==> wip/sierra <==
==> flow/design.v <==
module tpumac
 #(parameter BITS_AB=8,
   parameter BITS_C=16)
  (
   input clk, rst_n, WrEn, en,
   input signed [BITS_AB-1:0] Ain,
   input signed [BITS_AB-1:0] Bin,
   input signed [BITS_C-1:0] Cin,
   output reg signed [BITS_AB-1:0] Aout,
   output reg signed [BITS_AB-1:0] Bout,
   output reg signed [BITS_C-1:0] Cout
  );
  reg signed [BITS_C-1:0] Mult;
  reg [BITS_C-1:0] Adder, CMux;
  assign Mult = Ain * Bin;
  assign Adder = Mult + Cout;
  assign CMux = WrEn ? Cin : Adder;
  always@(posedge clk, negedge rst_n) begin
	if (!rst_n) begin
		Aout <= '0;
		Bout <= '0;
		Cout <= '0;
	end
	else if (en) begin
		Aout <= Ain;
		Bout <= Bin;
		Cout <= CMux;
	end
  end
endmodule
==> flow/run.sh <==
#!/bin/bash
# the make line also repeats each setting of config.mk as NAME=value (left out here)
make -C /OpenROAD-flow-scripts/flow DESIGN_CONFIG=/design/flow/config.mk WORK_HOME=/design/flow/orfs CLKGATE_MAP_FILE= finish
==> flow/config.mk <==
export PLATFORM = sky130hd
export DESIGN_NAME = tpumac
export DESIGN_NICKNAME = tpumac
export VERILOG_FILES = /design/flow/design.v
export SDC_FILE = /design/flow/constraint.sdc
export NUM_CORES = 4
export LEC_CHECK = 0
export CAP_MARGIN = 20
export CORE_MARGIN = 2
export CORE_UTILIZATION = 70
export CTS_CLUSTER_DIAMETER = 43
export CTS_CLUSTER_SIZE = 25
export PLACE_DENSITY_LB_ADDON = 0.25
export SLEW_MARGIN = 20
==> flow/constraint.sdc <==
create_clock -name core_clock -period 4.95 [get_ports {clk}]
set_input_delay 0.9900 -clock core_clock [delete_from_list [all_inputs] [get_ports {clk}]]
set_output_delay 0.9900 -clock core_clock [all_outputs]
set_load 0.01 [all_outputs]
==> wip/umber: changes against wip/sierra <==
- CORE_UTILIZATION: 70 -> 72
- CTS_CLUSTER_DIAMETER: 43 -> 27
==> flow/constraint.sdc (replaced) <==
create_clock -name core_clock -period 5.2 [get_ports {clk}]
set_input_delay 1.0400 -clock core_clock [delete_from_list [all_inputs] [get_ports {clk}]]
set_output_delay 1.0400 -clock core_clock [all_outputs]
set_load 0.01 [all_outputs]
==> flow_metrics.env <==
# flow metrics
export IMPL_gp_congestion=0.917
export IMPL_error="[ERROR DPL-0033] detailed placement checks failed during check placement."
export IMPL_preCtsSetupSlack_ns=-0.935
export IMPL_numPlacedInstances=579
export IMPL_floorplan_core_util_pct=75.0
export IMPL_lastStage="clock tree synthesis (4_1_cts)"
export IMPL_core_area_mm2=0.00557
export IMPL_place_area_mm2=0.00525
export IMPL_std_cell_rows=27
export IMPL_outcome="aborted with a tool error"
export IMPL_place_hpwl_um=11100
[end of results for wip/umber]
==> flow_metrics.env <==
# flow metrics
export IMPL_place_area_mm2=0.00527
export IMPL_outcome="aborted with a tool error"
export IMPL_gp_congestion=0.909
export IMPL_ys_ff=32
export IMPL_place_hpwl_um=9610
export IMPL_error="[ERROR GRT-0116] Global routing finished with congestion. Check the congestion regions in the DRC Viewer."
export IMPL_std_cell_rows=28
export IMPL_numPlacedInstances=580
export IMPL_clkSinkCount=32
export IMPL_preCtsSetupSlack_ns=-1.01
export IMPL_lastStage="global routing (5_1_grt)"
export IMPL_floorplan_core_util_pct=71.5
[end of results for wip/sierra]

---

==> zinc: inputs <==
// tpumac: RTL as listed in full above, without the edits since
Settings: LEC_CHECK=0, CAP_MARGIN=20, CORE_MARGIN=2, CORE_UTILIZATION=64, CTS_CLUSTER_DIAMETER=43, SLEW_MARGIN=20; clock period 4.95 ns.
run.sh (not shown) runs the stock make flow with config.mk's settings and CLKGATE_MAP_FILE=.
==> yarrow (differences from zinc) <==
Settings changed: CORE_UTILIZATION 64 to 70, CTS_CLUSTER_SIZE set to 25, PLACE_DENSITY_LB_ADDON set to 0.26.
==> run_results.csv <==
group,metric,value,unit
outcome,so.violations,"setup timing",
timing,setup_ws,-0.01521,ns
timing,slew_viol_final,0,
timing,setup_viol,1,
outcome,status,"failed layout checks",
floorplan,initial_core_util,0.6587,
finish,seq_area,800.8,µm²
setup_path,crit_path_end,"Cout[15]$_DFFE_PN0P_",
placement,place_ws,-0.7685,ns
grt,grt_max_degree,52,
# the run above: zinc

==> run_results.csv <==
group,metric,value,unit
placement,place_ws,-0.9078,ns
grt,grt_busiest_layer,"met2",
floorplan,initial_core_util,0.7149,
synth,avgSynthCellArea,10.30,µm²
outcome,haltStage,"global routing (5_1_grt)",
outcome,status,"aborted with a tool error",
outcome,firstError,"[ERROR GRT-0116] Global routing finished with congestion. Check the congestion regions in the DRC Viewer.",
synth,mappedNetlistNets,550,
# the run above: yarrow


---

==> v26 <==
Starts from the design.v that is shown in full above.
Settings: LEC_CHECK=0, CAP_MARGIN=0, CORE_MARGIN=2, CORE_UTILIZATION=70, CTS_CLUSTER_DIAMETER=379, CTS_CLUSTER_SIZE=31, PLACE_DENSITY=0.37, SETUP_SLACK_MARGIN=-0.23, SLEW_MARGIN=20; clock period 3.11 ns.
==> v2 (differences from v26) <==
==> flow/config.mk (replaced) <==
export PLATFORM = sky130hd
export DESIGN_NAME = tpumac
export DESIGN_NICKNAME = tpumac
export VERILOG_FILES = /design/flow/design.v
export SDC_FILE = /design/flow/constraint.sdc
export NUM_CORES = 4
export LEC_CHECK = 0
export CAP_MARGIN = 20
export CORE_MARGIN = 2
export CORE_UTILIZATION = 66
export SETUP_SLACK_MARGIN = 1.14
export SLEW_MARGIN = 20
==> flow/constraint.sdc (replaced) <==
create_clock -name core_clock -period 4.46 [get_ports {clk}]
set_input_delay 0.8920 -clock core_clock [delete_from_list [all_inputs] [get_ports {clk}]]
set_output_delay 0.8920 -clock core_clock [all_outputs]
set_load 0.01 [all_outputs]
==> comparison <==
- v26 failed in 4_1_cts. v2 reached the layout checks and failed them: negative setup slack.
- Of v2 and v26, v2 has the higher die size (gap 5.8%, measured against v26).
- Synthesized cell count is the same in v2 and v26.
- In synthesized area, v2 and v26 do not differ.
